==> design/flow/design.v <==
		module cordic_vec(clk,a0,b0,r,ang);
input signed[15:0]a0,b0;
input clk;
  output signed [15:0]r,ang;
  wire signed [15:0] a1,a2,a3,a4,a5,a6,a7,a8,a9,a10,a11,a12,a13,a14,a15,a16;
  wire signed [15:0] b1,b2,b3,b4,b5,b6,b7,b8,b9,b10,b11,b12,b13,b14,b15,b16;
  wire signed [15:0] angle_x1,angle_x2,angle_x3,angle_x4,angle_x5,angle_x6,angle_x7,angle_x8,angle_x9,angle_x10,angle_x11,angle_x12,angle_x13,angle_x14,angle_x15,angle_x16;
wire signed [15:0] v = 16'd0607;
  vec k1(clk,a0,b0,b0,4'b0,16'b0,a1,b1,angle_x1);
  vec k2(clk,a1,b1,b1,4'd1,angle_x1,a2,b2,angle_x2);
  vec k3(clk,a2,b2,b2,4'd2,angle_x2,a3,b3,angle_x3);
  vec k4(clk,a3,b3,b3,4'd3,angle_x3,a4,b4,angle_x4);
  vec k5(clk,a4,b4,b4,4'd4,angle_x4,a5,b5,angle_x5);
  vec k6(clk,a5,b5,b5,4'd5,angle_x5,a6,b6,angle_x6);
  vec k7(clk,a6,b6,b6,4'd6,angle_x6,a7,b7,angle_x7);
  vec k8(clk,a7,b7,b7,4'd7,angle_x7,a8,b8,angle_x8);
  vec k9(clk,a8,b8,b8,4'd8,angle_x8,a9,b9,angle_x9);
  vec k10(clk,a9,b9,b9,4'd9,angle_x9,a10,b10,angle_x10);
  vec k11(clk,a10,b10,b10,4'd10,angle_x10,a11,b11,angle_x11);
  vec k12(clk,a11,b11,b11,4'd11,angle_x11,a12,b12,angle_x12);
  vec k13(clk,a12,b12,b12,4'd12,angle_x12,a13,b13,angle_x13);
  vec k14(clk,a13,b13,b13,4'd13,angle_x13,a14,b14,angle_x14);
  vec k15(clk,a14,b14,b14,4'd14,angle_x14,a15,b15,angle_x15);
  vec k16(clk,a15,b15,b15,4'd15,angle_x15,a16,b16,angle_x16);
assign  r=v*a16/1000;
assign ang=angle_x16;
endmodule
  module vec(clk,a,b,z,i,angle_y,af,bf,angle_x);
    input signed [15:0]a,b,angle_y,z;
  input clk;
  input [3:0]i;
  output reg signed [15:0]af,bf,angle_x;
    wire [15:0]angle[15:0];
  assign angle[0]=16'd45000;
  assign angle[1]=16'd26570;
  assign angle[2]=16'd14040;
  assign angle[3]=16'd7130;
  assign angle[4]=16'd3580;
  assign angle[5]=16'd1790;
  assign angle[6]=16'd0895;
  assign angle[7]=16'd0448;
  assign angle[8]=16'd0224;
  assign angle[9]=16'd0112;
  assign angle[10]=16'd0056;
  assign angle[11]=16'd0028;
  assign angle[12]=16'd0013;
  assign angle[13]=16'd0007;
  assign angle[14]=16'd0003;
  assign angle[15]=16'd0001;
  always@(posedge clk)
    begin
      if(z < 0)  
   begin
     af<= a - (b>>>i);
     bf<= b + (a>>>i);
     angle_x<=angle_y-angle[i];
     end
  else
    begin
      af<=a+(b>>>i);
      bf<=b-(a>>>i);
      angle_x<=angle_y+angle[i];
      end
    end 
endmodule
==> design/flow/run.sh <==
#!/bin/bash
# the make line also repeats each setting of config.mk as NAME=value (left out here)
make -C /OpenROAD-flow-scripts/flow DESIGN_CONFIG=/design/flow/config.mk WORK_HOME=/design/flow/orfs CLKGATE_MAP_FILE= finish
==> design/flow/config.mk <==
export PLATFORM = sky130hd
export DESIGN_NAME = cordic_vec
export DESIGN_NICKNAME = cordic_vec
export VERILOG_FILES = /design/flow/design.v
export SDC_FILE = /design/flow/constraint.sdc
export NUM_CORES = 4
export LEC_CHECK = 0
export CAP_MARGIN = 20
export CORE_MARGIN = 2
export CORE_UTILIZATION = 69
export SLEW_MARGIN = 20
==> design/flow/constraint.sdc <==
create_clock -name core_clock -period 32.5 [get_ports {clk}]
set_input_delay 6.5000 -clock core_clock [delete_from_list [all_inputs] [get_ports {clk}]]
set_output_delay 6.5000 -clock core_clock [all_outputs]
set_load 0.01 [all_outputs]
==> results of run 1 <==
[cell type report]
class / instances / area share, %
multi-input combinational: 4578 / 63.35
sequential: 699 / 24.02
inverter: 732 / 4.717
clock buffer: 99 / 3.561
tap: 1040 / 2.234
timing repair buffer: 88 / 1.396
clock inverter: 31 / 0.7131
[per-stage QoR]
stage                     instance area, µm²  util [%]
after floorplan                        54190         -
after global placement                 55760     71.86
after detailed placement               55760     71.86
after CTS                              58250     75.07
after global routing                   58250     75.07
final                                  58250     75.07
[per-layer routing]
metal  up-vias  wire length [µm]  global-route usage, %
li1      21210                 -                      -
met1     19330             53250                  37.28
met2       791             55160                  49.46
met3       167              4338                  2.897
met4         0              2601                  7.303
met5         -                 0                      0
==> impl_metrics.tcl, run 1 <==
# implementation run metrics
set metrics [dict create \
    crit_family "AND-OR/OR-AND gates" \
    relSlewSlack_pct 31.27 \
    path_depth 64 \
    clk_pin_slew_ps 60 \
    rr_worst_depth 17 \
    whs_ps 322.0 \
    worstHoldStart "k10.angle_x[2]" \
    aoi_share_pct 20.49 \
    hold_end "k11.angle_x[2]" \
    grt_pass1_vias 40960 \
    fp_util_pct 69.84 \
    synthesis.nets 7045 \
    drv_cap 0 \
    syn_area_um2 54190 \
    fin_nets 7107 \
    synthArstFlopShare_pct 0 \
    ios 65 \
    fin_ws_ps 4023 \
    rrSetupSlack_ps 27990 \
    drc 0 \
    crit_fanout 14 \
    fin_crit_sh_pct 87.62 \
    ys_sh_adder_pct 22.51 \
    finalHoldViolCount 0 \
    grt_max_degree 57 \
    fmax_mhz 35.12 \
    critical-path-max-stage-delay_ps 720 \
    rsz0062_at_grt "false" \
    gr-total-overflow 0 \
    xor_share_pct 14.70 \
    insertion_delay_ps 630 \
    grt_pass1_wl_mm 194.2 \
    dr.pass1.iters 5 \
    die_h_um 284.3 \
    dieArea_um2 80800 \
    crit_slowest_cell "a2111oi_0" \
    synth-seq-area-share_pct 25.82 \
    fin_cells 7267 \
    top_cells_by_area "dfxtp_1 26%, ha_1 18%, xnor2_1 9.5%" \
    antenna_found_initial 0 \
    dp_hpwl_mm 91.83 \
    drt-wirelength-per-cell_um 15.87 \
    tritoncts "built" \
    rr_startpoint "k12.bf[15]" \
    tns_ps 0 \
    area_growth_pct 7.480 \
    synth_flops 699 \
    cts_hold_buf 0 \
    nFillCells 5809 \
    regArea_um2 13990 \
    vias_per_cell 5.711 \
    cts_sinks 699 \
    place.gp.congestion 0.9313 \
    cp-end-kind "output port" \
    status "no timing/DRC/antenna violations" \
    mux_share_pct 1.452 \
    slew_viol_final 0 \
    warnings 80 \
    ctsLongestPathBuffers 3 \
    cts_setup_buffers 0 \
    endpoint "r[8]" \
    logic_family "adder cells" \
    n_antenna_cell 0 \
    r2r_end "k13.angle_x[15]" \
    worstSetupPathType "reg -> out" \
    track_usage_pct 28.30 \
    ys_sh_simple_pct 8.889 \
    yosys_area_um2 54190 \
    ys_cells 6109 \
    edf_count 0 \
    cts-resized-gates 0 \
    core_um2 77590 \
    top_area_share_pct 25.82 \
    avgSynthCellArea_um2 8.871 \
    cp.arrival_ps 21980 \
    hold_class "reg -> reg" \
    yosys_warnings 1 \
    cts_root_buffer "clkbuf_16" \
    dp_cells 7137 \
    ys_top_cells_by_count "784 x ha_1, 727 x inv_1, 699 x dfxtp_1, 687 x a21oi_1, 585 x xnor2_1" \
    postRouteAntennaNets 0 \
    cts_max_level 3 \
    drtIter0Drc 2227 \
    ys.flop_type "dfxtp_1" \
    ys_types 148 \
    holdPathStages 0 \
    post-route-min-period_ps 28480 \
    final-comb-area_um2 36900 \
    yosys.area.top_type "dfxtp_1" \
    die_w_um 284.3 \
    synthCells 6109 \
    portBuffers 63 \
    wl_mm 115.4 \
    pre_cts_slack_ps 4945 \
    vias 41500 \
    synthMostInstantiatedCell "ha_1" \
    row_count 102 \
    worst_pin_slew_ps 1024 \
    crit_path_start "k16.af[4]" \
    crit_buf_inv 6 \
    required_ps 26000 \
    fin_skew_ps 32.50 \
    cp-start-kind "flop" \
    numCtsBuffers 72 \
    setup_viol 0 \
]
==> inputs of run 2 (changes only) <==
Settings changed: ABC_AREA set to 1, CAP_MARGIN 20 to 15, CORE_UTILIZATION 69 to 72, CTS_CLUSTER_DIAMETER set to 223, GPL_ROUTABILITY_DRIVEN set to 0, PLACE_DENSITY_LB_ADDON set to 0.02, SETUP_SLACK_MARGIN set to 1.12.
Clock period 32.5 ns to 16.3 ns, I/O delays scaled along.
==> run 2 against run 1 <==
The layout now fails its checks (negative setup slack). Final area increased by 9.4%. Non-clock buffer count increased by 422. Synthesized cell count increased by 11%. Register-to-register slack got worse by 16000 ps. Sequential cell count unchanged. Clock skew decreased by 4.5 ps. Sequential share of layout area decreased by 2.0 points. Wire length increased by 16%. Core utilization increased by 11 points. Setup slack got worse by 7000 ps.
==> impl_metrics.tcl, run 2 <==
# implementation run metrics
set metrics [dict create \
    cp-start-kind "flop" \
    cp-end-kind "output port" \
    mux_share_pct 0.05540 \
    grt.met1_usage_pct 35.43 \
    endpoint "r[14]" \
    drtIter0Drc 2565 \
    grt_pass1_wl_mm 212.7 \
    die_w_um 278.4 \
    crit_buf_inv 16 \
    top_cells_by_area "dfxtp_1 26%, ha_1 18%, xor2_1 11%" \
    drc 0 \
    logic_family "adder cells" \
    synthMostInstantiatedCell "inv_1" \
    setup_viol 16 \
    antenna_found_initial 0 \
    path_depth 111 \
    status "failed layout checks" \
    synth_flops 699 \
    tns_ps -41400 \
    syn_area_um2 54200 \
    rr_worst_depth 19 \
    drt-wirelength-per-cell_um 16.10 \
    holdPathStages 0 \
    dp_cells 8063 \
    required_ps 13040 \
    slew_viol_final 0 \
    yosys.area.top_type "dfxtp_1" \
    use_met2_pct 62.27 \
    numCtsBuffers 75 \
    ios 65 \
    portBuffers 63 \
    cts_root_buffer "clkbuf_16" \
    synthesis.nets 7711 \
    placed_area_um2 58850 \
    fp_util_pct 72.81 \
    wl_mm 134.1 \
    pre_cts_slack_ps -1577 \
    ys_top_cells_by_count "1036 x inv_1, 806 x nand2_1, 784 x ha_1, 706 x xor2_1, 699 x dfxtp_1" \
    yosys_warnings 1 \
    tritoncts "built" \
    fin_skew_ps 28.02 \
    drv_cap 0 \
    use_met3_pct 3.601 \
    clk_pin_slew_ps 70 \
    top_area_share_pct 25.82 \
    r2r_end "k6.bf[15]" \
    nFillCells 4278 \
    grt_pass1_vias 47030 \
    fmax_mhz 51.90 \
    top_usage_layer "met2" \
    edf_count 0 \
    crit_path_start "k16.af[7]" \
    rr_startpoint "k5.bf[15]" \
    yosys_area_um2 54200 \
    finalHoldViolCount 0 \
    fin_ws_ps -2967 \
    warnings 81 \
    synthCells 6775 \
    final_area_um2 63740 \
    cpMostUsedCell "nand2_4" \
    vias_per_cell 5.621 \
    rsz0062_at_grt "true" \
    aoi_share_pct 12.69 \
    ys_sh_adder_pct 22.49 \
    die_h_um 278.4 \
    area_growth_pct 17.60 \
    ys_cells 6775 \
    hold_end "k9.angle_x[1]" \
    relSlewSlack_pct 27.13 \
    fin_cells 8328 \
    rrSetupSlack_ps 11680 \
    cts_max_level 3 \
    so.violations "negative setup slack" \
    avgSynthCellArea_um2 8.001 \
    synth-seq-area-share_pct 25.82 \
    ys_types 71 \
    cp.arrival_ps 16010 \
    final_util_pct 85.62 \
    post-route-min-period_ps 19270 \
    row_count 100 \
    postRouteAntennaNets 0 \
    ys_sh_simple_pct 17.12 \
    critical-path-max-stage-delay_ps 530 \
    synthArstFlopShare_pct 0 \
    crit_family "simple AND/OR/NAND/NOR gates" \
    hold_class "reg -> reg" \
    insertion_delay_ps 630 \
    crit_fanout 8 \
    ys.flop_type "dfxtp_1" \
    dieArea_um2 77500 \
    whs_ps 316.8 \
    track_usage_pct 32.54 \
    ctsLongestPathBuffers 3 \
    worstSetupPathType "reg -> out" \
    vias 46810 \
    fin_nets 8236 \
    xor_share_pct 13.58 \
    gr-total-overflow 0 \
    worst_pin_slew_ps 1085 \
    grt_max_degree 34 \
    dr.pass1.iters 7 \
    cts_hold_buf 0 \
    core_um2 74450 \
    crit_slowest_cell "fa_1" \
    worstHoldStart "k8.angle_x[1]" \
    cts_sinks 699 \
    fin_crit_sh_pct 118.2 \
    dp_hpwl_mm 96.37 \
    n_antenna_cell 0 \
]
==> run 2: area by class of cell <==
class | count | area (µm²) | area share (%)
clock buffers | 100 | 2071 | 3.249
clock inverters | 36 | 510.5 | 0.8009
inverters | 1100 | 4210 | 6.605
multi-input cells | 4914 | 37650 | 59.07
flip-flops and latches | 699 | 14040 | 22.02
well taps | 969 | 1212 | 1.902
repair buffers | 510 | 4048 | 6.350
==> run 2: routing by layer <==
metal / share of wire [%] / vias up
met2: 52 / 1422
met4: 5.6 / 0
met1: 39 / 21780
li1: - / 23040
met5: 0 / -
met3: 4.2 / 561
==> run 2: repair_timing <==
| action | in CTS | in global routing |
|---|---|---|
| setup endpoints to repair | 16 | 16 |
| pin swaps | 112 | 146 |
| gates resized | 247 | 160 |
| setup buffers | 69 | 60 |
==> inputs of run 3 (changes only) <==
Settings changed: ABC_AREA 1 to not set, CORE_UTILIZATION 72 to 44, CTS_CLUSTER_DIAMETER 223 to 397, GPL_ROUTABILITY_DRIVEN 0 to not set, GPL_TIMING_DRIVEN set to 1, MAX_ROUTING_LAYER set to met5, PLACE_DENSITY set to 0.89, PLACE_DENSITY_LB_ADDON 0.02 to not set, SETUP_SLACK_MARGIN 1.12 to not set.
Clock period 16.3 ns to 22.4 ns, I/O delays scaled along.
==> run 3 against run 2 <==
Still fails the layout checks on negative setup slack. Critical path depth is 37 lower. Wire length down 2.2%.
==> impl_metrics.tcl, run 3 <==
# implementation run metrics
set metrics [dict create \
    status "failed layout checks" \
    so.violations "negative setup slack" \
    cp-end-kind "output port" \
    avgSynthCellArea_um2 8.871 \
    required_ps 17920 \
    slew_viol_final 0 \
    synthArstFlopShare_pct 0 \
    hold_class "reg -> reg" \
    post-route-min-period_ps 22710 \
    rsz0062_at_grt "true" \
    ios 65 \
    area_growth_pct 14.92 \
    fp_util_pct 44.41 \
    dp_cells 7889 \
    cts_sinks 699 \
    fin_nets 7348 \
    yosys.area.top_type "dfxtp_1" \
    ys.flop_type "dfxtp_1" \
    ys_top_cells_by_count "784 x ha_1, 727 x inv_1, 699 x dfxtp_1, 687 x a21oi_1, 585 x xnor2_1" \
    rrSetupSlack_ps 17380 \
    holdPathStages 0 \
    drc 0 \
    worstSetupPathType "reg -> out" \
    cpMostUsedCell "buf_4" \
    vias_per_cell 5.545 \
    gr-total-overflow 0 \
    cts_root_buffer "clkbuf_16" \
    rr_worst_depth 17 \
    postRouteAntennaNets 0 \
    drv_cap 0 \
    warnings 79 \
    logic_family "adder cells" \
    insertion_delay_ps 640 \
    dieArea_um2 126000 \
    place.gp.congestion 0.9249 \
    fmax_mhz 44.04 \
    crit_fanout 8 \
    placed_area_um2 57750 \
    crit_path_start "k16.af[4]" \
    cp-start-kind "flop" \
    crit_slowest_cell "fa_1" \
    worst_pin_slew_ps 1124 \
    tritoncts "built" \
    track_usage_pct 19.84 \
    relSlewSlack_pct 24.55 \
    hold_end "k9.angle_x[4]" \
    rr_startpoint "k13.bf[15]" \
    aoi_share_pct 20.49 \
    cp.arrival_ps 18230 \
    die_w_um 355.0 \
    fin_skew_ps 34.77 \
    grt_max_degree 57 \
    fin_ws_ps -306.2 \
    path_depth 74 \
    syn_area_um2 54190 \
    critical-path-max-stage-delay_ps 540 \
    grt_pass1_vias 45950 \
    ctsLongestPathBuffers 3 \
    dp_hpwl_mm 96.33 \
    synthMostInstantiatedCell "ha_1" \
    nFillCells 10110 \
    numCtsBuffers 71 \
    ys_sh_simple_pct 8.889 \
    synthesis.nets 7045 \
    fin_cells 8090 \
    antenna_found_initial 2 \
    portBuffers 63 \
    row_count 128 \
    edf_count 0 \
    drtIter0Drc 3240 \
    drt-wirelength-per-cell_um 16.21 \
    wl_mm 131.2 \
    finalHoldViolCount 0 \
    ys_sh_adder_pct 22.51 \
    yosys_warnings 1 \
    xor_share_pct 14.70 \
    final_area_um2 62280 \
    crit_family "AND-OR/OR-AND gates" \
    synth_flops 699 \
    endpoint "r[5]" \
    synthCells 6109 \
    synth-seq-area-share_pct 25.82 \
    clk_pin_slew_ps 70 \
    worstHoldStart "k8.angle_x[4]" \
    grt_pass1_wl_mm 213.4 \
    mux_share_pct 1.452 \
    vias 44860 \
    cts_max_level 3 \
    top_area_share_pct 25.82 \
    fin_crit_sh_pct 101.4 \
    yosys_area_um2 54190 \
    ys_cells 6109 \
    r2r_end "k14.af[15]" \
    ys_types 148 \
    dr.pass1.iters 6 \
    setup_viol 15 \
    top_cells_by_area "dfxtp_1 26%, ha_1 18%, xnor2_1 9.5%" \
    die_h_um 355.0 \
    crit_buf_inv 19 \
    core_um2 122000 \
]
==> run 3: stage by stage <==
step | setup TNS [ps] | hold slack [ps] | utilization, % | setup WS, ps
after floorplan | 0 | 309.6 | - | 142.1
after global placement | -144.2 | 311.2 | 47.32 | -134.0
after detailed placement | -7147 | 312.1 | 47.32 | -741.9
after CTS | 0 | 321.0 | 50.21 | 2.942
after global routing | -13140 | 330.2 | 51.03 | -954.3
final | -3544 | 318.0 | 51.04 | -306.2
==> run 3: layer usage <==
metal	vias up	wire length (µm)	track usage, %	part of all wire, %
li1	21660	-	-	-
met1	21240	51130	22.09	39
met2	1474	67350	37.34	51
met3	488	6862	2.856	5.2
met4	4	5790	8.449	4.4
met5	-	21	0	0.016
==> run 3: layout make-up <==
class,instances,area [µm²],area share (%)
flip-flops and latches,699,14030,22.52
inverters,732,2753,4.420
diodes,1,2.502,0.004018
clock buffers,98,2008,3.224
well taps,1625,2033,3.264
clock inverters,27,421.7,0.6770
multi-input cells,4579,38430,61.70
repair buffers,329,2610,4.191
==> run 3: what timing repair did <==
| item | CTS | global route |
|---|---|---|
| setup buffers | 42 | 33 |
| hold buffers | 0 | 0 |
| pin swaps | 64 | 70 |
| endpoints found under the hold margin | 0 | 0 |
| cloned | 0 | 1 |
| resized | 194 | 166 |
| endpoints found under the setup margin | 16 | 16 |
==> inputs of run 4 (changes only) <==
Settings changed: ABC_AREA set to 1, CAP_MARGIN 15 to 20, CELL_PAD_IN_SITES_DETAIL_PLACEMENT set to 0, CELL_PAD_IN_SITES_GLOBAL_PLACEMENT set to 0, CORE_ASPECT_RATIO set to 0.64, CORE_UTILIZATION 44 to 72, CTS_CLUSTER_DIAMETER 397 to 368, GPL_TIMING_DRIVEN 1 to not set, HOLD_SLACK_MARGIN set to 0.29, PLACE_DENSITY 0.89 to not set, PLACE_DENSITY_LB_ADDON set to 0.18, SETUP_SLACK_MARGIN set to -1.49.
Clock period 22.4 ns to 18.2 ns, I/O delays scaled along.
==> run 4 against run 3 <==
First-iteration DRC count rose by 35%. Critical path type unchanged. Die area fell by 38%. Largest cell class unchanged. Still fails the layout checks on negative setup slack. Area after synthesis barely moved.
==> impl_metrics.tcl, run 4 <==
# implementation run metrics
set metrics [dict create \
    tritoncts "built" \
    cp.arrival_ps 15460 \
    fp_util_pct 72.79 \
    ys.flop_type "dfxtp_1" \
    worstHoldStart "k11.angle_x[1]" \
    ys_sh_adder_pct 22.49 \
    area_growth_pct 14.31 \
    die_h_um 223.5 \
    rr_startpoint "k6.bf[15]" \
    drtIter0Drc 4359 \
    yosys_area_um2 54200 \
    critical-path-max-stage-delay_ps 580 \
    cpMostUsedCell "nand2_2" \
    final_area_um2 61960 \
    fmax_mhz 52.34 \
    vias_per_cell 5.646 \
    crit_fanout 8 \
    holdPathStages 0 \
    fin_nets 8140 \
    wl_mm 141.0 \
    die_w_um 347.0 \
    warnings 79 \
    crit_slowest_cell "fa_1" \
    mux_share_pct 0.05540 \
    fin_ws_ps -904.1 \
    ios 65 \
    ys_types 71 \
    path_depth 118 \
    synthMostInstantiatedCell "inv_1" \
    crit_path_start "k16.af[5]" \
    synthArstFlopShare_pct 0 \
    rrSetupSlack_ps 13350 \
    cts_max_level 3 \
    xor_share_pct 13.58 \
    crit_family "simple AND/OR/NAND/NOR gates" \
    aoi_share_pct 12.69 \
    gr-total-overflow 0 \
    so.violations "negative setup slack" \
    edf_count 0 \
    rsz0062_at_grt "true" \
    hold_end "k12.angle_x[1]" \
    tns_ps -11620 \
    cp-end-kind "output port" \
    ys_top_cells_by_count "1036 x inv_1, 806 x nand2_1, 784 x ha_1, 706 x xor2_1, 699 x dfxtp_1" \
    insertion_delay_ps 640 \
    dieArea_um2 77550 \
    yosys_warnings 1 \
    status "failed layout checks" \
    fin_crit_sh_pct 105.0 \
    final_util_pct 83.20 \
    drc 0 \
    yosys.area.top_type "dfxtp_1" \
    worst_pin_slew_ps 1131 \
    required_ps 14560 \
    ys_sh_simple_pct 17.12 \
    core_um2 74470 \
    dr.pass1.iters 6 \
    synth-seq-area-share_pct 25.82 \
    endpoint "r[10]" \
    relSlewSlack_pct 24.38 \
    cp-start-kind "flop" \
    dp_hpwl_mm 111.2 \
    top_cells_by_area "dfxtp_1 26%, ha_1 18%, xor2_1 11%" \
    grt_pass1_vias 44420 \
    r2r_end "k7.af[15]" \
    rr_worst_depth 20 \
    vias 46510 \
    placed_area_um2 58270 \
    cts_hold_buf 0 \
    ys_cells 6775 \
    pre_cts_slack_ps -870.3 \
    synthesis.nets 7711 \
    worstSetupPathType "reg -> out" \
    drt-wirelength-per-cell_um 17.12 \
    postRouteAntennaNets 0 \
    drv_cap 0 \
    row_count 80 \
    cts_root_buffer "clkbuf_16" \
    grt_pass1_wl_mm 224.7 \
    fin_cells 8238 \
    avgSynthCellArea_um2 8.001 \
    whs_ps 327.7 \
    setup_viol 16 \
    top_area_share_pct 25.82 \
    grt_max_degree 34 \
    place.gp.congestion 0.9453 \
    antenna_found_initial 10 \
    clk_pin_slew_ps 80 \
    fin_skew_ps 34.73 \
    portBuffers 63 \
    synth_flops 699 \
    synthCells 6775 \
    finalHoldViolCount 0 \
    numCtsBuffers 66 \
    track_usage_pct 35.39 \
    slew_viol_final 0 \
    post-route-min-period_ps 19100 \
    syn_area_um2 54200 \
    ctsLongestPathBuffers 3 \
    dp_cells 8084 \
    logic_family "adder cells" \
    cts_sinks 699 \
    hold_class "reg -> reg" \
    crit_buf_inv 24 \
]
## run 4: per-layer routing
metal | track usage (%) | wire, µm | up-vias | part of all wire [%]
met5 | 0 | 13 | - | 0.0092
met4 | 5.610 | 1699 | 2 | 1.2
met3 | 8.104 | 16220 | 165 | 12
met2 | 50.10 | 55810 | 1954 | 40
met1 | 54.86 | 67270 | 21530 | 48
li1 | - | - | 22860 | -
## run 4: what timing repair did
action | 4_1_cts | 5_1_grt
resized | 2 | 253
pin swaps | 0 | 79
setup endpoints to repair | 4 | 16
setup buffers | 0 | 35
cloned | 0 | 4
## run 4: area by class of cell
cell class | instances | area, µm²
Antenna cell | 1 | 2.502
Clock buffer | 87 | 1863
Fill cell | 4645 | 12510
Inverter | 1100 | 4185
Clock inverter | 30 | 411.6
Tap cell | 984 | 1231
Multi-Input combinational cell | 4918 | 36870
Timing Repair Buffer | 419 | 3386
Sequential cell | 699 | 14010
==> inputs of run 5 (changes only) <==
Settings changed: ABC_AREA 1 to not set, CAP_MARGIN 20 to 15, CELL_PAD_IN_SITES_GLOBAL_PLACEMENT 0 to 1, CORE_ASPECT_RATIO 0.64 to not set, CORE_MARGIN 2 to 10, CORE_UTILIZATION 72 to 19, CTS_CLUSTER_DIAMETER 368 to not set, GPL_ROUTABILITY_DRIVEN set to 0, HOLD_SLACK_MARGIN 0.29 to 0.23, MAX_ROUTING_LAYER met5 to not set, MIN_ROUTING_LAYER set to met1, PLACE_DENSITY_LB_ADDON 0.18 to 0.22, SETUP_SLACK_MARGIN -1.49 to not set, SLEW_MARGIN 20 to 5, TNS_END_PERCENT set to 5.
Clock period 18.2 ns to 18.0 ns, I/O delays scaled along.
==> run 5 against run 4 <==
Still fails the layout checks on negative setup slack. Setup slack got worse by 2900 ps. Non-clock buffer count up 263. Final cell count rose by 29%. Sequential share of layout area decreased by 1.8 points. Core utilization down 59 points. Die area increased to 4.0 times the previous value. Count of clock-buffer cells in the layout grew 40. Largest cell class unchanged.
==> impl_metrics.tcl, run 5 <==
# implementation run metrics
set metrics [dict create \
    synth_flops 699 \
    core_um2 284500 \
    rrSetupSlack_ps 13690 \
    vias_per_cell 3.926 \
    crit_slowest_cell "fa_1" \
    hold_end "k10.angle_x[1]" \
    warnings 81 \
    fp_util_pct 19.05 \
    rr_worst_depth 18 \
    cts_hold_buf 0 \
    finalHoldViolCount 0 \
    dp_cells 10430 \
    synth-seq-area-share_pct 25.82 \
    vias 41660 \
    dp_hpwl_mm 115.6 \
    top_area_share_pct 25.82 \
    cts_max_level 3 \
    yosys_warnings 1 \
    antenna_found_initial 2 \
    top_cells_by_area "dfxtp_1 26%, ha_1 18%, xnor2_1 9.5%" \
    wl_mm 137.8 \
    fin_ws_ps -3780 \
    synthesis.nets 7045 \
    drtIter0Drc 1338 \
    rsz0062_at_grt "true" \
    tns_ps -58360 \
    ys.flop_type "dfxtp_1" \
    portBuffers 63 \
    logic_family "adder cells" \
    path_depth 69 \
    grt_pass1_wl_mm 228.3 \
    cp-start-kind "flop" \
    drc 0 \
    die_w_um 554.1 \
    post-route-min-period_ps 21780 \
    worst_pin_slew_ps 1012 \
    avgSynthCellArea_um2 8.871 \
    slew_viol_final 0 \
    gr-total-overflow 0 \
    clk_pin_slew_ps 60 \
    placed_area_um2 63690 \
    worstSetupPathType "reg -> out" \
    critical-path-max-stage-delay_ps 550 \
    yosys.area.top_type "dfxtp_1" \
    drv_cap 0 \
    die_h_um 554.1 \
    setup_viol 16 \
    r2r_end "k15.af[15]" \
    yosys_area_um2 54190 \
    numCtsBuffers 87 \
    postRouteAntennaNets 0 \
    mux_share_pct 1.452 \
    tritoncts "built" \
    row_count 196 \
    ys_top_cells_by_count "784 x ha_1, 727 x inv_1, 699 x dfxtp_1, 687 x a21oi_1, 585 x xnor2_1" \
    synthMostInstantiatedCell "ha_1" \
    ys_cells 6109 \
    cp-end-kind "output port" \
    synthCells 6109 \
    holdPathStages 0 \
    fin_nets 7716 \
    cpMostUsedCell "buf_4" \
    ios 65 \
    area_growth_pct 24.43 \
    fin_cells 10610 \
    xor_share_pct 14.70 \
    ys_sh_simple_pct 8.889 \
    dr.pass1.iters 5 \
    grt_max_degree 57 \
    hold_class "reg -> reg" \
    final_area_um2 67430 \
    fin_crit_sh_pct 121.0 \
    worstHoldStart "k9.angle_x[1]" \
    status "failed layout checks" \
    ys_types 148 \
    cp.arrival_ps 18180 \
    rr_startpoint "k14.bf[15]" \
    cts_sinks 699 \
    syn_area_um2 54190 \
    fin_skew_ps 54.08 \
    dieArea_um2 307000 \
    crit_buf_inv 12 \
    ctsLongestPathBuffers 3 \
    track_usage_pct 8.900 \
    ys_sh_adder_pct 22.51 \
    relSlewSlack_pct 31.90 \
    drt-wirelength-per-cell_um 12.99 \
    synthArstFlopShare_pct 0 \
    aoi_share_pct 20.49 \
    required_ps 14400 \
    endpoint "r[10]" \
    crit_fanout 8 \
    edf_count 0 \
    grt_pass1_vias 43500 \
    insertion_delay_ps 730 \
    cts_root_buffer "clkbuf_16" \
    fmax_mhz 45.91 \
    crit_path_start "k16.af[12]" \
    so.violations "negative setup slack" \
    crit_family "AND-OR/OR-AND gates" \
]
-- run 5: what timing repair did --
action | CTS | global route
buffers inserted | 17 | 5
resized | 129 | 39
setup endpoints to repair | 16 | 16
endpoints found under the hold margin | 0 | 0
gates cloned | 0 | 0
pin swaps | 51 | 24
-- run 5: stage by stage --
stage               utilization (%)  worst slack [ps]  hold slack, ps
finish                        23.71             -3780           325.8
global route                  23.71             -4763           337.0
CTS                           23.64             -4012           327.9
detailed placement            22.39             -4034           314.4
global placement              22.39             -3900           315.6
floorplan                         -             -2681           309.6
-- run 5: final cells by class --
cell class,instances,area [µm²]
Antenna cell,1,2.502
Clock buffer,127,2589
Clock inverter,30,357.8
Fill cell,30970,217000
Inverter,732,2753
Multi-Input combinational cell,4578,37710
Sequential cell,699,14020
Tap cell,3762,4707
Timing Repair Buffer,682,5294
-- run 5: routing by layer --
layer  GRT usage, %  wire (µm)
met1          10.92      63610
met2          16.13      67310
met3          1.325       3463
met4          2.362       3415
met5              0          0
==> inputs of run 6 (changes only) <==
Settings changed: ABC_AREA set to 1, CELL_PAD_IN_SITES_DETAIL_PLACEMENT 0 to not set, CELL_PAD_IN_SITES_GLOBAL_PLACEMENT 1 to not set, CORE_MARGIN 10 to 2, CORE_UTILIZATION 19 to 72, CTS_CLUSTER_DIAMETER set to 223, GPL_ROUTABILITY_DRIVEN 0 to not set, HOLD_SLACK_MARGIN 0.23 to not set, MIN_ROUTING_LAYER met1 to not set, PLACE_DENSITY_LB_ADDON 0.22 to 0.02, SETUP_SLACK_MARGIN set to 4.62, SLEW_MARGIN 5 to 20, TNS_END_PERCENT 5 to not set.
Clock period 18.0 ns to 16.3 ns, I/O delays scaled along.
==> run 6 against run 5 <==
The layout still fails its checks (negative setup slack). Core utilization grew 62 points. Area after synthesis is essentially flat. Sequential cell count is the same. Largest cell class unchanged. Highest routed layer unchanged.
==> impl_metrics.tcl, run 6 <==
# implementation run metrics
set metrics [dict create \
    grt_pass1_wl_mm 209.3 \
    cp-start-kind "flop" \
    syn_area_um2 54200 \
    track_usage_pct 32.04 \
    wl_mm 127.2 \
    yosys_warnings 1 \
    rr_startpoint "k5.bf[15]" \
    ctsLongestPathBuffers 3 \
    fin_skew_ps 36.95 \
    cts_max_level 3 \
    ys_cells 6775 \
    mux_share_pct 0.05540 \
    ios 65 \
    status "failed layout checks" \
    worstSetupPathType "reg -> out" \
    dp_hpwl_mm 97.31 \
    synthesis.nets 7711 \
    tritoncts "built" \
    aoi_share_pct 12.69 \
    cts_hold_buf 0 \
    cts_root_buffer "clkbuf_16" \
    fmax_mhz 54.58 \
    antenna_found_initial 0 \
    relSlewSlack_pct 30.51 \
    worst_pin_slew_ps 1041 \
    top_area_share_pct 25.82 \
    yosys.area.top_type "dfxtp_1" \
    fin_crit_sh_pct 112.4 \
    crit_fanout 8 \
    critical-path-max-stage-delay_ps 550 \
    rr_worst_depth 19 \
    cp.arrival_ps 15060 \
    path_depth 114 \
    pre_cts_slack_ps -1632 \
    holdPathStages 0 \
    ys_sh_adder_pct 22.49 \
    ys_types 71 \
    drtIter0Drc 2257 \
    drc 0 \
    crit_path_start "k16.af[14]" \
    crit_buf_inv 18 \
    cts_sinks 699 \
    grt_max_degree 34 \
    setup_viol 16 \
    so.violations "negative setup slack" \
    place.gp.congestion 0.9230 \
    top_cells_by_area "dfxtp_1 26%, ha_1 18%, xor2_1 11%" \
    die_w_um 278.4 \
    vias_per_cell 5.462 \
    grt_pass1_vias 45570 \
    worstHoldStart "k8.angle_x[3]" \
    dieArea_um2 77500 \
    portBuffers 63 \
    yosys_area_um2 54200 \
    dr.pass1.iters 8 \
    core_um2 74450 \
    fin_cells 8295 \
    clk_pin_slew_ps 70 \
    area_growth_pct 17.20 \
    row_count 100 \
    required_ps 13040 \
    fp_util_pct 72.81 \
    ys_sh_simple_pct 17.12 \
    dp_cells 8069 \
    rsz0062_at_grt "true" \
    synthMostInstantiatedCell "inv_1" \
    fin_ws_ps -2021 \
    finalHoldViolCount 0 \
    hold_class "reg -> reg" \
    vias 45310 \
    fin_nets 8206 \
    avgSynthCellArea_um2 8.001 \
    cp-end-kind "output port" \
    slew_viol_final 0 \
    nFillCells 4442 \
    numCtsBuffers 74 \
    edf_count 0 \
    synthCells 6775 \
    warnings 81 \
    drt-wirelength-per-cell_um 15.34 \
    ys_top_cells_by_count "1036 x inv_1, 806 x nand2_1, 784 x ha_1, 706 x xor2_1, 699 x dfxtp_1" \
    xor_share_pct 13.58 \
    endpoint "r[14]" \
    hold_end "k9.angle_x[3]" \
    post-route-min-period_ps 18320 \
    gr-total-overflow 0 \
    insertion_delay_ps 640 \
    drv_cap 0 \
    cpMostUsedCell "nand2_4" \
    postRouteAntennaNets 0 \
    n_antenna_cell 0 \
    synth_flops 699 \
    crit_family "simple AND/OR/NAND/NOR gates" \
    synthArstFlopShare_pct 0 \
    die_h_um 278.4 \
    r2r_end "k6.bf[15]" \
    synth-seq-area-share_pct 25.82 \
    crit_slowest_cell "fa_1" \
    ys.flop_type "dfxtp_1" \
    logic_family "adder cells" \
    rrSetupSlack_ps 11670 \
    final_util_pct 85.33 \
]
==> run 6: timing repair <==
item,CTS,global route
gates resized,149,213
endpoints found under the setup margin,16,16
cloned,1,0
setup buffers,54,39
pin swaps,52,152
==> run 6: layout make-up <==
| type | count | area, µm² | area share, % |
|---|---|---|---|
| Multi-Input combinational cell | 4915 | 37610 | 59.21 |
| Sequential cell | 699 | 14040 | 22.10 |
| Tap cell | 969 | 1212 | 1.909 |
| Inverter | 1100 | 4204 | 6.618 |
| Clock inverter | 38 | 625.6 | 0.9848 |
| Timing Repair Buffer | 480 | 3786 | 5.960 |
| Clock buffer | 94 | 2047 | 3.222 |
==> run 6: per-layer routing <==
metal,global-route usage [%],vias up,routed length [µm]
li1,-,23010,-
met1,35.76,21070,51940
met2,61.10,882,65550
met3,3.148,345,3805
met4,14.35,0,5934
met5,0,-,0
==> run 6: metrics by stage <==
stage	hold WS [ps]	setup TNS, ps	instance area [µm²]
floorplan	309.6	0	54900
global placement	310.8	-13210	58910
detailed placement	313.2	-18900	58910
CTS	326.5	-21390	62330
global route	331.4	-42130	63530
finish	324.3	-27140	63530
==> inputs of run 7 (changes only) <==
Settings changed: ABC_AREA 1 to not set, CAP_MARGIN 15 to 20, CTS_CLUSTER_DIAMETER 223 to 42, CTS_CLUSTER_SIZE set to 32, MAX_ROUTING_LAYER set to met4, PLACE_DENSITY_LB_ADDON 0.02 to not set, SETUP_SLACK_MARGIN 4.62 to not set.
Clock period 16.3 ns to 19.9 ns, I/O delays scaled along.
==> run 7 against run 6 <==
Still fails the layout checks on negative setup slack. Register-to-register slack gained 3200 ps. Setup slack got worse by 140 ps. Global-route usage up 5.8 points. Critical endpoint is now r[6].
==> impl_metrics.tcl, run 7 <==
# implementation run metrics
set metrics [dict create \
    status "failed layout checks" \
    so.violations "negative setup slack" \
    cp-end-kind "output port" \
    vias_per_cell 6.096 \
    fp_util_pct 72.80 \
    setup_viol 16 \
    finalHoldViolCount 0 \
    final_util_pct 87.17 \
    numCtsBuffers 86 \
    vias 47680 \
    dp_cells 7589 \
    wl_mm 151.2 \
    synth_flops 699 \
    worstHoldStart "k9.angle_x[2]" \
    path_depth 73 \
    hold_class "reg -> reg" \
    dp_hpwl_mm 101.9 \
    avgSynthCellArea_um2 8.871 \
    die_w_um 278.4 \
    top_cells_by_area "dfxtp_1 26%, ha_1 18%, xnor2_1 9.5%" \
    worst_pin_slew_ps 1089 \
    row_count 100 \
    crit_fanout 7 \
    xor_share_pct 14.70 \
    cts_max_level 3 \
    crit_buf_inv 14 \
    rr_worst_depth 16 \
    synthMostInstantiatedCell "ha_1" \
    crit_path_start "k16.af[7]" \
    core_um2 74450 \
    final-comb-area_um2 38450 \
    cp-start-kind "flop" \
    drv_cap 0 \
    cts_hold_buf 0 \
    endpoint "r[6]" \
    ys_top_cells_by_count "784 x ha_1, 727 x inv_1, 699 x dfxtp_1, 687 x a21oi_1, 585 x xnor2_1" \
    insertion_delay_ps 690 \
    ys_sh_adder_pct 22.51 \
    slew_viol_final 0 \
    portBuffers 63 \
    cts_sinks 699 \
    yosys_warnings 1 \
    antenna_found_initial 0 \
    fin_skew_ps 85.57 \
    post-route-min-period_ps 22060 \
    crit_family "AND-OR/OR-AND gates" \
    ys_cells 6109 \
    place.gp.congestion 0.9521 \
    fmax_mhz 45.34 \
    ys.flop_type "dfxtp_1" \
    rsz0062_at_grt "true" \
    grt_pass1_vias 48980 \
    postRouteAntennaNets 0 \
    rr_startpoint "k15.bf[15]" \
    synth-seq-area-share_pct 25.82 \
    die_h_um 278.4 \
    worstSetupPathType "reg -> out" \
    nFillCells 3737 \
    cpMostUsedCell "buf_4" \
    dr.pass1.iters 8 \
    fin_ws_ps -2156 \
    r2r_end "k16.angle_x[15]" \
    tritoncts "built" \
    track_usage_pct 37.80 \
    crit_slowest_cell "or4b_4" \
    synthCells 6109 \
    aoi_share_pct 20.49 \
    hold_end "k10.angle_x[2]" \
    gr-total-overflow 0 \
    yosys_area_um2 54190 \
    ys_types 148 \
    ctsLongestPathBuffers 3 \
    warnings 83 \
    ios 65 \
    drc 0 \
    relSlewSlack_pct 26.89 \
    dieArea_um2 77480 \
    ys_sh_simple_pct 8.889 \
    syn_area_um2 54190 \
    area_growth_pct 19.74 \
    synthArstFlopShare_pct 0 \
    fin_cells 7822 \
    required_ps 15920 \
    regArea_um2 14040 \
    cp.arrival_ps 18080 \
    top_area_share_pct 25.82 \
    yosys.area.top_type "dfxtp_1" \
    edf_count 0 \
    rrSetupSlack_ps 14840 \
    grt_pass1_wl_mm 238.1 \
    synthesis.nets 7045 \
    clk_pin_slew_ps 70 \
    fin_nets 7715 \
    holdPathStages 0 \
    drtIter0Drc 3622 \
    critical-path-max-stage-delay_ps 580 \
    logic_family "adder cells" \
    drt-wirelength-per-cell_um 19.33 \
    mux_share_pct 1.452 \
    grt_max_degree 57 \
    cts_root_buffer "clkbuf_16" \
    n_antenna_cell 0 \
    fin_crit_sh_pct 110.8 \
]
## run 7: per-layer routing
metal / part of all wire (%) / GRT usage (%) / vias up
met2: 50 / 66.83 / 1935
met1: 40 / 43.80 / 22760
met5: 0 / - / -
met3: 5.4 / 4.609 / 575
met4: 4.2 / 14.26 / 0
li1: - / - / 22420
## run 7: repair_timing
| item | 4_1_cts | 5_1_grt |
|---|---|---|
| hold endpoints to repair | 0 | 0 |
| pin swaps | 71 | 162 |
| resized | 142 | 200 |
| buffers inserted | 30 | 44 |
| endpoints found under the setup margin | 16 | 16 |
## run 7: layout make-up
cell class,count,area share (%)
sequential,699,21.63
tap,969,1.868
clock buffer,91,3.376
inverter,732,4.242
multi-input combinational,4578,59.25
timing repair buffer,682,8.195
clock inverter,71,1.438
## run 7: through the flow
stage,setup TNS [ps],worst slack [ps],hold slack [ps],instance area (µm²)
after CTS,-30420,-1995,314.2,63560
after detailed placement,-30710,-2134,312.1,59890
after global routing,-43850,-2840,322.8,64890
after global placement,-21200,-1579,310.1,59890
final,-33100,-2156,308.4,64890
after floorplan,-12480,-996.1,309.6,54480
==> inputs of run 8 (changes only) <==
Settings changed: ABC_AREA set to 1, CAP_MARGIN 20 to 35, CELL_PAD_IN_SITES_DETAIL_PLACEMENT set to 2, CORE_MARGIN 2 to 7, CORE_UTILIZATION 72 to 40, CTS_CLUSTER_DIAMETER 42 to 245, CTS_CLUSTER_SIZE 32 to 74, GPL_ROUTABILITY_DRIVEN set to 0, HOLD_SLACK_MARGIN set to 0.2.
Clock period 19.9 ns to 17.6 ns, I/O delays scaled along.
==> run 8 against run 7 <==
The flow now stops in global routing (5_1_grt). Die area grew 88%. Area after synthesis is essentially flat. Synthesized cell count increased by 11%.
==> impl_metrics.tcl, run 8 <==
# collected from the flow reports
set metrics [dict create \
    synth_flops 699 \
    ys_sh_adder_pct 22.49 \
    top_area_share_pct 25.82 \
    ys_cells 6775 \
    track_usage_pct 78.93 \
    cts_root_buffer "clkbuf_16" \
    logic_family "adder cells" \
    mux_share_pct 0.05540 \
    ctsLongestPathBuffers 3 \
    top_cells_by_area "dfxtp_1 26%, ha_1 18%, xor2_1 11%" \
    fp_util_pct 40.46 \
    avgSynthCellArea_um2 8.001 \
    aoi_share_pct 12.69 \
    synth-seq-area-share_pct 25.82 \
    ys_top_cells_by_count "1036 x inv_1, 806 x nand2_1, 784 x ha_1, 706 x xor2_1, 699 x dfxtp_1" \
    syn_area_um2 54200 \
    status "aborted with a tool error" \
    row_count 134 \
    cts_max_level 1 \
    yosys_warnings 1 \
    die_h_um 382.1 \
    dp_hpwl_mm 274.8 \
    die_w_um 382.1 \
    numCtsBuffers 13 \
    yosys.area.top_type "dfxtp_1" \
    ys.flop_type "dfxtp_1" \
    cts_sinks 699 \
    failing_step "global routing (5_1_grt)" \
    core_um2 134000 \
    ios 65 \
    synthCells 6775 \
    edf_count 0 \
    dp_cells 8874 \
    synthMostInstantiatedCell "inv_1" \
    ys_sh_simple_pct 17.12 \
    dieArea_um2 146000 \
    ys_types 71 \
    placed_area_um2 59330 \
    cts_hold_buf 0 \
    yosys_area_um2 54200 \
    portBuffers 63 \
    synthArstFlopShare_pct 0 \
    error_line "[ERROR GRT-0116] Global routing finished with congestion. Check the congestion regions in the DRC Viewer." \
    xor_share_pct 13.58 \
    synthesis.nets 7711 \
    gr-total-overflow 5420 \
]
-- run 8: metrics by stage --
step                      hold WS (ps)  setup slack [ps]  utilization [%]  setup TNS [ps]
after floorplan                  309.6             500.8                -               0
after global placement           311.4            -668.6            44.29           -4750
after detailed placement         315.1             -4350            44.29          -62930
after CTS                        352.9             -2693            46.63          -37370
-- run 8: metal layers --
layer	overflow	track usage (%)
met1	382	73.61
met2	3562	97.57
met3	307	62.97
met4	1169	78.88
met5	-	-
-- run 8: timing repair --
| item | 4_1_cts |
|---|---|
| endpoints found under the setup margin | 16 |
| pin swaps | 172 |
| buffers inserted | 93 |
| cloned | 2 |
| resized | 507 |
==> inputs of run 9 (changes only) <==
Settings changed: ABC_AREA 1 to not set, CAP_MARGIN 35 to 20, CELL_PAD_IN_SITES_DETAIL_PLACEMENT 2 to 1, CELL_PAD_IN_SITES_GLOBAL_PLACEMENT set to 3, CORE_ASPECT_RATIO set to 1.48, CORE_MARGIN 7 to 2, CORE_UTILIZATION 40 to 66, CTS_CLUSTER_DIAMETER 245 to 368, CTS_CLUSTER_SIZE 74 to 42, GPL_ROUTABILITY_DRIVEN 0 to not set, HOLD_SLACK_MARGIN 0.2 to 0.29, MAX_ROUTING_LAYER met4 to met5, PLACE_DENSITY set to 0.72, SETUP_SLACK_MARGIN set to 3.83.
Clock period 17.6 ns to 28.0 ns, I/O delays scaled along.
==> run 9 against run 8 <==
Area after synthesis is essentially flat. Synthesized cell count is 9.8% lower. Die area shrank 42%. The run fails in global placement without I/O (3_1_place_gp_skip_io).
==> impl_metrics.tcl, run 9 <==
# collected from the flow reports
set metrics [dict create \
    synthArstFlopShare_pct 0 \
    top_cells_by_area "dfxtp_1 26%, ha_1 18%, xnor2_1 9.5%" \
    synthesis.nets 7045 \
    edf_count 0 \
    dieArea_um2 84460 \
    error_line "[ERROR GPL-0301] Utilization 135.102 % exceeds 100%." \
    synthMostInstantiatedCell "ha_1" \
    ys_cells 6109 \
    xor_share_pct 14.70 \
    avgSynthCellArea_um2 8.871 \
    ys_sh_simple_pct 8.889 \
    status "aborted with a tool error" \
    synthCells 6109 \
    syn_area_um2 54190 \
    core_um2 81200 \
    top_area_share_pct 25.82 \
    ys_top_cells_by_count "784 x ha_1, 727 x inv_1, 699 x dfxtp_1, 687 x a21oi_1, 585 x xnor2_1" \
    logic_family "adder cells" \
    ys_sh_adder_pct 22.51 \
    die_h_um 352.6 \
    die_w_um 239.5 \
    yosys_warnings 1 \
    yosys_area_um2 54190 \
    ys_types 148 \
    failing_step "global placement without I/O (3_1_place_gp_skip_io)" \
    synth_flops 699 \
    yosys.area.top_type "dfxtp_1" \
    ys.flop_type "dfxtp_1" \
    aoi_share_pct 20.49 \
    fp_util_pct 66.74 \
    synth-seq-area-share_pct 25.82 \
    row_count 127 \
    mux_share_pct 1.452 \
]
==> inputs of run 10 (changes only) <==
Settings changed: ABC_AREA set to 1, CELL_PAD_IN_SITES_DETAIL_PLACEMENT 1 to not set, CELL_PAD_IN_SITES_GLOBAL_PLACEMENT 3 to not set, CORE_ASPECT_RATIO 1.48 to not set, CORE_UTILIZATION 66 to 61, CTS_CLUSTER_DIAMETER 368 to 175, CTS_CLUSTER_SIZE 42 to not set, HOLD_SLACK_MARGIN 0.29 to not set, MAX_ROUTING_LAYER met5 to not set, PLACE_DENSITY 0.72 to not set, PLACE_DENSITY_LB_ADDON set to 0.12, SETUP_SLACK_MARGIN 3.83 to 4.71.
Clock period 28.0 ns to 17.6 ns, I/O delays scaled along.
==> run 10 against run 9 <==
The layout now fails its checks (negative setup slack). Area after synthesis about the same. Die area up 8.0%. Synthesized cell count up 11%.
==> impl_metrics.tcl, run 10 <==
# implementation run metrics
set metrics [dict create \
    worst_pin_slew_ps 1013 \
    yosys_area_um2 54200 \
    path_depth 115 \
    yosys_warnings 1 \
    hold_end "k9.angle_x[3]" \
    cts_hold_buf 0 \
    edf_count 0 \
    worstHoldStart "k8.angle_x[3]" \
    cp-start-kind "flop" \
    cpMostUsedCell "nand2_4" \
    ys_top_cells_by_count "1036 x inv_1, 806 x nand2_1, 784 x ha_1, 706 x xor2_1, 699 x dfxtp_1" \
    fin_crit_sh_pct 104.1 \
    dr_wl_met3_mm 3.273 \
    rsz0062_at_grt "true" \
    place.gp.congestion 0.9052 \
    grt_pass1_vias 43970 \
    die_w_um 302.1 \
    drtIter0Drc 1770 \
    antenna_found_initial 0 \
    so.violations "negative setup slack" \
    aoi_share_pct 12.69 \
    fp_util_pct 61.43 \
    crit_family "simple AND/OR/NAND/NOR gates" \
    hold_class "reg -> reg" \
    n_antenna_cell 0 \
    slew_viol_final 0 \
    regArea_um2 14040 \
    dr.max_layer_used "met4" \
    portBuffers 63 \
    area_growth_pct 17.51 \
    synthesis.nets 7711 \
    tns_ps -6828 \
    xor_share_pct 13.58 \
    avgSynthCellArea_um2 8.001 \
    r2r_end "k6.bf[15]" \
    insertion_delay_ps 640 \
    relSlewSlack_pct 32.35 \
    top_area_share_pct 25.82 \
    warnings 81 \
    setup_viol 15 \
    vias 43940 \
    ys_types 71 \
    endpoint "r[14]" \
    gr-total-overflow 0 \
    status "failed layout checks" \
    top_cells_by_area "dfxtp_1 26%, ha_1 18%, xor2_1 11%" \
    post-route-min-period_ps 18330 \
    synthArstFlopShare_pct 0 \
    cp-end-kind "output port" \
    wl_mm 119.7 \
    rr_worst_depth 19 \
    drc 0 \
    critical-path-max-stage-delay_ps 510 \
    dr.pass1.iters 6 \
    rr_startpoint "k5.bf[15]" \
    logic_family "adder cells" \
    ys_cells 6775 \
    crit_buf_inv 18 \
    grt_max_degree 34 \
    nFillCells 6900 \
    ctsLongestPathBuffers 3 \
    ys_sh_simple_pct 17.12 \
    dieArea_um2 91260 \
    synthCells 6775 \
    fin_ws_ps -729.1 \
    cts_max_level 3 \
    ys.flop_type "dfxtp_1" \
    synth-seq-area-share_pct 25.82 \
    fin_nets 8177 \
    whs_ps 325.9 \
    ios 65 \
    dp_hpwl_mm 95.70 \
    pre_cts_slack_ps -596.0 \
    required_ps 14080 \
    yosys.area.top_type "dfxtp_1" \
    fmax_mhz 54.56 \
    crit_path_start "k16.af[8]" \
    cts_root_buffer "clkbuf_16" \
    core_um2 88240 \
    synthMostInstantiatedCell "inv_1" \
    crit_fanout 8 \
    wl_met2_mm 61.49 \
    numCtsBuffers 75 \
    drt-met1-wl_mm 51.04 \
    cts_sinks 699 \
    ys_sh_adder_pct 22.49 \
    drt-wirelength-per-cell_um 14.14 \
    clk_pin_slew_ps 60 \
    cp.arrival_ps 14810 \
    holdPathStages 0 \
    crit_slowest_cell "fa_1" \
    vias_per_cell 5.192 \
    syn_area_um2 54200 \
    synth_flops 699 \
    tritoncts "built" \
    mux_share_pct 0.05540 \
    worstSetupPathType "reg -> out" \
    postRouteAntennaNets 0 \
    rrSetupSlack_ps 13080 \
    finalHoldViolCount 0 \
    grt_pass1_wl_mm 201.3 \
    row_count 109 \
    die_h_um 302.1 \
    fin_skew_ps 27.14 \
    drv_cap 0 \
    track_usage_pct 26.30 \
    final-comb-area_um2 37810 \
]
[run 10: what timing repair did]
item	in CTS	in global routing
resized	303	122
buffers inserted	68	22
hold endpoints to repair	0	0
setup endpoints to repair	16	16
cloned	2	0
pin swaps	131	72
[run 10: routing by layer]
metal	GRT usage (%)	vias up
met5	0	-
met4	9.406	0
met3	2.701	208
met2	49.81	601
met1	30.44	20190
li1	-	22940
[run 10: cell type report]
| type | count | area share (%) |
|---|---|---|
| Multi-Input combinational cell | 4916 | 59.35 |
| Clock buffer | 97 | 3.267 |
| Sequential cell | 699 | 22.04 |
| Clock inverter | 36 | 0.7700 |
| Inverter | 1100 | 6.610 |
| Timing Repair Buffer | 449 | 5.671 |
| Tap cell | 1165 | 2.288 |
[run 10: through the flow]
| stage | utilization, % | area, µm² | instances |
|---|---|---|---|
| 3_3_place_gp | 66.78 | 58930 | 8237 |
| 4_1_cts | 71.46 | 63060 | 8440 |
| 2_1_floorplan | - | 54900 | 6775 |
| 6_report | 72.19 | 63700 | 8462 |
| 3_5_place_dp | 66.78 | 58930 | 8237 |
| 5_1_grt | 72.19 | 63700 | 8462 |
==> inputs of run 11 (changes only) <==
Settings changed: ABC_AREA 1 to not set, CORE_UTILIZATION 61 to 34, CTS_CLUSTER_DIAMETER 175 to not set, PLACE_DENSITY_LB_ADDON 0.12 to not set, SETUP_SLACK_MARGIN 4.71 to not set.
Clock period 17.6 ns to 29.4 ns, I/O delays scaled along.
==> run 11 against run 10 <==
Synthesized cell count decreased by 9.8%. Largest cell class unchanged. Register-to-register slack improved by 12000 ps. Final cell count is 1.7% lower. Clock skew is 30 ps higher. Global-route usage decreased by 12 points. The run now finishes clean. Wire length shrank 3.8%. Critical path depth is 51 lower. Non-clock buffer count down 357. Sequential share of layout area grew 1.3 points. Worst hold slack got worse by 3.3 ps.
==> impl_metrics.tcl, run 11 <==
# implementation run metrics
set metrics [dict create \
    status "no timing/DRC/antenna violations" \
    hold_class "reg -> reg" \
    fin_skew_ps 56.95 \
    crit_buf_inv 6 \
    worstHoldStart "k7.angle_x[1]" \
    mux_share_pct 1.452 \
    wl_mm 115.1 \
    crit_path_start "k16.af[8]" \
    cp-end-kind "output port" \
    fmax_mhz 35.95 \
    finalHoldViolCount 0 \
    synth_flops 699 \
    fp_util_pct 34.22 \
    warnings 78 \
    vias_per_cell 4.899 \
    xor_share_pct 14.70 \
    row_count 146 \
    cts_max_level 3 \
    cts_sinks 699 \
    r2r_end "k9.af[15]" \
    setup_viol 0 \
    path_depth 64 \
    synth-seq-area-share_pct 25.82 \
    slew_viol_final 0 \
    clk_pin_slew_ps 60 \
    final_util_pct 37.90 \
    tritoncts "built" \
    critical-path-max-stage-delay_ps 710 \
    crit_slowest_cell "a2111oi_1" \
    placed_area_um2 57080 \
    ctsLongestPathBuffers 3 \
    hold_end "k8.angle_x[1]" \
    rr_worst_depth 18 \
    aoi_share_pct 20.49 \
    relSlewSlack_pct 36.03 \
    fin_crit_sh_pct 94.61 \
    ys_sh_simple_pct 8.889 \
    area_growth_pct 10.75 \
    dp_hpwl_mm 93.45 \
    holdPathStages 0 \
    drt-wirelength-per-cell_um 13.84 \
    rsz0062_at_grt "false" \
    fin_nets 7118 \
    syn_area_um2 54190 \
    grt_pass1_vias 40650 \
    endpoint "r[6]" \
    synthMostInstantiatedCell "ha_1" \
    worstSetupPathType "reg -> out" \
    insertion_delay_ps 700 \
    logic_family "adder cells" \
    drc 0 \
    ys.flop_type "dfxtp_1" \
    worst_pin_slew_ps 952.7 \
    ys_sh_adder_pct 22.51 \
    antenna_found_initial 0 \
    yosys_warnings 1 \
    ys_top_cells_by_count "784 x ha_1, 727 x inv_1, 699 x dfxtp_1, 687 x a21oi_1, 585 x xnor2_1" \
    fin_ws_ps 1583 \
    cp.arrival_ps 21940 \
    rr_startpoint "k8.bf[15]" \
    top_cells_by_area "dfxtp_1 26%, ha_1 18%, xnor2_1 9.5%" \
    gr-total-overflow 0 \
    crit_fanout 14 \
    final_area_um2 60020 \
    ios 65 \
    dr.pass1.iters 5 \
    edf_count 0 \
    tns_ps 0 \
    required_ps 23520 \
    cts_setup_buffers 0 \
    vias 40750 \
    n_antenna_cell 0 \
    numCtsBuffers 79 \
    die_h_um 403.2 \
    rrSetupSlack_ps 25060 \
    ys_types 148 \
    core_um2 158400 \
    ys_cells 6109 \
    crit_family "AND-OR/OR-AND gates" \
    grt_pass1_wl_mm 195.7 \
    synthArstFlopShare_pct 0 \
    grt_max_degree 57 \
    cp-start-kind "flop" \
    cts_root_buffer "clkbuf_16" \
    track_usage_pct 14.18 \
    portBuffers 63 \
    place.gp.congestion 0.8641 \
    die_w_um 403.2 \
    synthCells 6109 \
    post-route-min-period_ps 27820 \
    drtIter0Drc 1890 \
    synthesis.nets 7045 \
    drv_cap 0 \
    yosys.area.top_type "dfxtp_1" \
    whs_ps 322.6 \
    dieArea_um2 162600 \
    cts_hold_buf 0 \
    pre_cts_slack_ps 2081 \
    top_area_share_pct 25.82 \
    avgSynthCellArea_um2 8.871 \
    postRouteAntennaNets 0 \
    yosys_area_um2 54190 \
]
## run 11: repair_timing
item	in CTS	in global routing
endpoints found under the hold margin	0	0
endpoints found under the setup margin	0	12
gates resized	0	14
## run 11: final cells by class
class	instances	area, µm²
fillers	15920	98360
multi-input cells	4578	36960
flip-flops and latches	699	14000
inverters	732	2748
well taps	2072	2592
clock buffers	105	2225
repair buffers	92	843.3
clock inverters	40	655.6
## run 11: through the flow
step / instances
after floorplan: 6109
after global placement: 8173
after detailed placement: 8173
after CTS: 8318
after global routing: 8318
final: 8318
## run 11: metal layers
layer | share of wire, % | global-route usage [%] | vias to the layer above | wire length [µm]
met4 | 2.4 | 4.002 | 0 | 2734
met5 | 0 | 0 | - | 0
met1 | 47 | 18.10 | 18840 | 54060
met3 | 2.9 | 1.852 | 164 | 3289
li1 | - | - | 21200 | -
met2 | 48 | 24.89 | 545 | 55040
==> inputs of run 12 (changes only) <==
Settings changed: CORE_UTILIZATION 34 to 61, MAX_ROUTING_LAYER set to met4.
Clock period 29.4 ns to 21.0 ns, I/O delays scaled along.
==> run 12 against run 11 <==
First-iteration DRC count grew 14%. Sequential cell count unchanged. The layout now fails its checks (negative setup slack). Clock skew fell by 26 ps. Worst hold slack got worse by 5.4 ps. Final cell count fell by 4.1%. Core utilization grew 35 points. Die area fell by 44%. Sequential share of layout area shrank 1.5 points. Global-route usage up 13 points. Register-to-register slack got worse by 8600 ps. Largest cell class unchanged.
==> impl_metrics.tcl, run 12 <==
# implementation run metrics
set metrics [dict create \
    rr_worst_depth 17 \
    finalHoldViolCount 0 \
    path_depth 70 \
    fin_skew_ps 30.53 \
    rsz0062_at_grt "true" \
    cp.arrival_ps 17790 \
    worstSetupPathType "reg -> out" \
    fin_ws_ps -990.0 \
    top_cells_by_area "dfxtp_1 26%, ha_1 18%, xnor2_1 9.5%" \
    cts_hold_buf 0 \
    yosys.area.top_type "dfxtp_1" \
    tritoncts "built" \
    avgSynthCellArea_um2 8.871 \
    clk_pin_slew_ps 60 \
    regArea_um2 14040 \
    dp_cells 7761 \
    antenna_found_initial 2 \
    final-comb-area_um2 38350 \
    cts_sinks 699 \
    cp-start-kind "flop" \
    dr.pass1.iters 6 \
    status "failed layout checks" \
    hold_class "reg -> reg" \
    synth_flops 699 \
    synthCells 6109 \
    warnings 83 \
    top_usage_layer "met2" \
    worstHoldStart "k10.angle_x[2]" \
    die_h_um 302.1 \
    final_area_um2 64250 \
    drt-wirelength-per-cell_um 15.35 \
    aoi_share_pct 20.49 \
    drv_cap 0 \
    worst_pin_slew_ps 1024 \
    row_count 109 \
    ys_sh_adder_pct 22.51 \
    wl_mm 122.4 \
    ys.flop_type "dfxtp_1" \
    cp-end-kind "output port" \
    crit_slowest_cell "or4b_4" \
    area_growth_pct 18.56 \
    rr_startpoint "k12.bf[15]" \
    cts_max_level 3 \
    yosys_area_um2 54190 \
    crit_buf_inv 10 \
    logic_family "adder cells" \
    vias 43470 \
    so.violations "negative setup slack" \
    fmax_mhz 45.48 \
    numCtsBuffers 76 \
    fin_cells 7974 \
    setup_viol 16 \
    grt_max_degree 57 \
    nFillCells 6867 \
    ys_types 148 \
    final_util_pct 72.81 \
    use_met2_pct 45.87 \
    grt.met1_usage_pct 35.46 \
    ios 65 \
    fp_util_pct 61.42 \
    crit_fanout 8 \
    xor_share_pct 14.70 \
    crit_family "AND-OR/OR-AND gates" \
    critical-path-max-stage-delay_ps 560 \
    place.gp.congestion 0.9225 \
    yosys_warnings 1 \
    synthMostInstantiatedCell "ha_1" \
    holdPathStages 0 \
    hold_end "k11.angle_x[2]" \
    ys_sh_simple_pct 8.889 \
    portBuffers 63 \
    crit_path_start "k16.af[5]" \
    mux_share_pct 1.452 \
    track_usage_pct 27.48 \
    fin_crit_sh_pct 104.7 \
    ys_top_cells_by_count "784 x ha_1, 727 x inv_1, 699 x dfxtp_1, 687 x a21oi_1, 585 x xnor2_1" \
    vias_per_cell 5.452 \
    fin_nets 7686 \
    syn_area_um2 54190 \
    top_area_share_pct 25.82 \
    endpoint "r[12]" \
    grt_pass1_wl_mm 203.5 \
    cts_root_buffer "clkbuf_16" \
    dieArea_um2 91240 \
    required_ps 16800 \
    use_met3_pct 2.729 \
    core_um2 88240 \
    synth-seq-area-share_pct 25.82 \
    synthArstFlopShare_pct 0 \
    post-route-min-period_ps 21990 \
]
## run 12: area by class of cell
cell class	count	area share (%)
antenna	2	0.007790
clock buffer	105	3.349
clock inverter	30	0.5355
inverter	732	4.288
multi-input combinational	4578	59.70
sequential	699	21.85
tap	1165	2.269
timing repair buffer	663	8.008
## run 12: layer usage
metal	up-vias	part of all wire (%)
met4	0	2.4
met3	210	3.0
li1	22360	-
met5	-	0
met2	672	48
met1	20230	47
## run 12: metrics by stage
step	hold slack [ps]	worst slack [ps]	setup TNS (ps)
after global routing	317.7	-1765	-26610
final	317.3	-990.0	-14090
after CTS	316.9	-921.6	-12930
after floorplan	309.6	-151.8	-528.4
after detailed placement	312.1	-1054	-13200
after global placement	310.8	-759.5	-8702
## run 12: timing repair
item                       4_1_cts  5_1_grt
setup buffers                   56       22
setup endpoints to repair       16       16
resized                        220      107
pin swaps                      107       79
